==> inputs of v13 <==
==> flow/design.v <==
module CS(clk, reset, X, Y);
	input clk, reset; 
	input [7:0] X;
	output [9:0] Y;
	reg [9:0] X1,X2, X3, X4, X5, X6, X7, X8, X9;
	wire[9:0] avg_w;
	reg [9:0] avg;
	reg [9:0] appr;
	wire[9:0] Y_keep_w;
	reg [9:0] Y;
	reg [12:0] avg_dividend;
	reg [12:0] Y_dividend;
	reg [12:0] total_num;
	reg [9:0] least;
	wire [12:0] avg_dis = 13'd9;
	wire [12:0] Y_dis = 13'd8;
	always @(negedge clk) begin
		if(reset) begin
			X1 <= 0; X2 <= 0; X3 <= 0; X4 <= 0; X5 <= 0; X6 <= 0; X7 <= 0; X8 <= 0; X9 <= 0;
			avg_dividend <= 0;
			total_num <= 0;
		end  
		else begin 
			if (total_num < 9)
				total_num <= total_num + 1;
			X1 <= X2;
			X2 <= X3;
			X3 <= X4;
			X4 <= X5;
			X5 <= X6;
			X6 <= X7;
			X7 <= X8;
			X8 <= X9;
			X9 <= X;
			avg_dividend <= X2+X3+X4+X5+X6+X7+X8+X9+X; 	
		end  
	end  
	calc c1(avg_dividend, avg_dis, avg_w);
	always @(*) begin
		avg = avg_w;
		appr = X1;
		least = 1000;
		if( (avg >= X1) && (avg - X1) < least) begin
			appr = X1;
			least = avg - X1;
		end
		if(avg >= X2 && (avg - X2) < least) begin
			appr = X2;
			least = avg - X2;
		end
		if(avg >= X3 && (avg - X3) < least) begin
			appr = X3;
			least = avg - X3;
		end
		if(avg >= X4 && (avg - X4) < least) begin
			appr = X4;
			least = avg - X4;
		end
		if(avg >= X5 && (avg - X5) < least) begin
			appr = X5;
			least = avg - X5;
		end
		if(avg >= X6 && (avg - X6) < least) begin
			appr = X6;
			least = avg - X6;
		end
		if(avg >= X7 && (avg - X7) < least) begin
			appr = X7;
			least = avg - X7;
		end
		if(avg >= X8 && (avg - X8) < least) begin
			appr = X8;
			least = avg - X8;
		end
		if(avg >= X9 && (avg - X9) < least) begin
			appr = X9;
			least = avg - X9;
		end
		Y_dividend = avg_dividend + avg_dis*appr;
	end  
	calc c2(Y_dividend, Y_dis, Y_keep_w);	
	always @(posedge clk) begin
		if (total_num >= 9)
			Y <= Y_keep_w;
	end 
endmodule
module  calc
    #(parameter width=13)   
	(dividend, divisor, merchant);
	input [width-1:0]       dividend;   
	input [width-1:0]       divisor;   
	output [width-1:0]      merchant;   
	reg [width-1:0]     	temp_dividend;  
	reg [width-1:0]      	temp_divisor;  
	reg [2*width-1:0]    	temp_did;
	reg [2*width-1:0]   	temp_dis;
	reg [width-1:0]      	merchant;   
	reg [width-1:0]      	remainder;   
	integer 		i;
    always @(*) begin
		temp_dividend = dividend;
		temp_divisor = divisor;	
	end
    always @(*) begin
		temp_did = {{width{1'b0}}, temp_dividend};
		temp_dis = {temp_divisor, {width{1'b0}}};
		for(i = 0; i < width; i = i +1) begin
			temp_did = temp_did << 1;
			if(temp_did >= temp_dis) 
				temp_did = temp_did - temp_dis + 1'b1;
			else 
				temp_did = temp_did;
		end  
		merchant = temp_did[width-1:0];
		remainder = temp_did[width*2-1: width];
	end  
endmodule
==> flow/run.sh <==
#!/bin/bash
# the make line also repeats each setting of config.mk as NAME=value (left out here)
make -C /OpenROAD-flow-scripts/flow DESIGN_CONFIG=/design/flow/config.mk WORK_HOME=/design/flow/orfs CLKGATE_MAP_FILE= finish
==> flow/config.mk <==
export PLATFORM = sky130hd
export DESIGN_NAME = CS
export DESIGN_NICKNAME = CS
export VERILOG_FILES = /design/flow/design.v
export SDC_FILE = /design/flow/constraint.sdc
export NUM_CORES = 4
export LEC_CHECK = 0
export CAP_MARGIN = 0
export CORE_MARGIN = 2
export CORE_UTILIZATION = 72
export CTS_CLUSTER_DIAMETER = 363
export CTS_CLUSTER_SIZE = 57
export PLACE_DENSITY_LB_ADDON = 0.0
export SETUP_SLACK_MARGIN = 3.47
export SLEW_MARGIN = 20
==> flow/constraint.sdc <==
create_clock -name core_clock -period 11.8 [get_ports {clk}]
set_input_delay 2.3600 -clock core_clock [delete_from_list [all_inputs] [get_ports {clk}]]
set_output_delay 2.3600 -clock core_clock [all_outputs]
set_load 0.01 [all_outputs]
==> v12: changes against v13 <==
==> flow/config.mk (replaced) <==
export PLATFORM = sky130hd
export DESIGN_NAME = CS
export DESIGN_NICKNAME = CS
export VERILOG_FILES = /design/flow/design.v
export SDC_FILE = /design/flow/constraint.sdc
export NUM_CORES = 4
export LEC_CHECK = 0
export ABC_AREA = 1
export CAP_MARGIN = 20
export CORE_MARGIN = 2
export CORE_UTILIZATION = 72
export CTS_CLUSTER_SIZE = 36
export PLACE_DENSITY_LB_ADDON = 0.28
export SLEW_MARGIN = 20
export TNS_END_PERCENT = 5
==> flow/constraint.sdc (replaced) <==
create_clock -name core_clock -period 55.4 [get_ports {clk}]
set_input_delay 11.0800 -clock core_clock [delete_from_list [all_inputs] [get_ports {clk}]]
set_output_delay 11.0800 -clock core_clock [all_outputs]
set_load 0.01 [all_outputs]
==> results.ini <==
[synth]
synthMuxAreaShare=0
ys_chip_area_um2=15530
ys_sh_simple=0.3029
synth.most_common_cell=nand2_1
ys_sh_xor=0.05855

[run_status]
outcome=aborted with a tool error
failed_stage=5_1_grt
error_line=[ERROR GRT-0232] Routing congestion too high. Check the congestion heatmap in the GUI.

the above is filed under v12

==> results.ini <==
[synth]
synthMuxAreaShare=0.04766
ys_chip_area_um2=15880
ys_sh_xor=0.05830
synth.most_common_cell=nor2_1
ys_sh_simple=0.2056
synthCells=1987

[run_status]
error_line=[ERROR DPL-0038] Utilization greater than 100%, impossible to legalize
outcome=aborted with a tool error
failed_stage=3_5_place_dp

[floorplan]
chip_area_um2=23260

the above is filed under v13

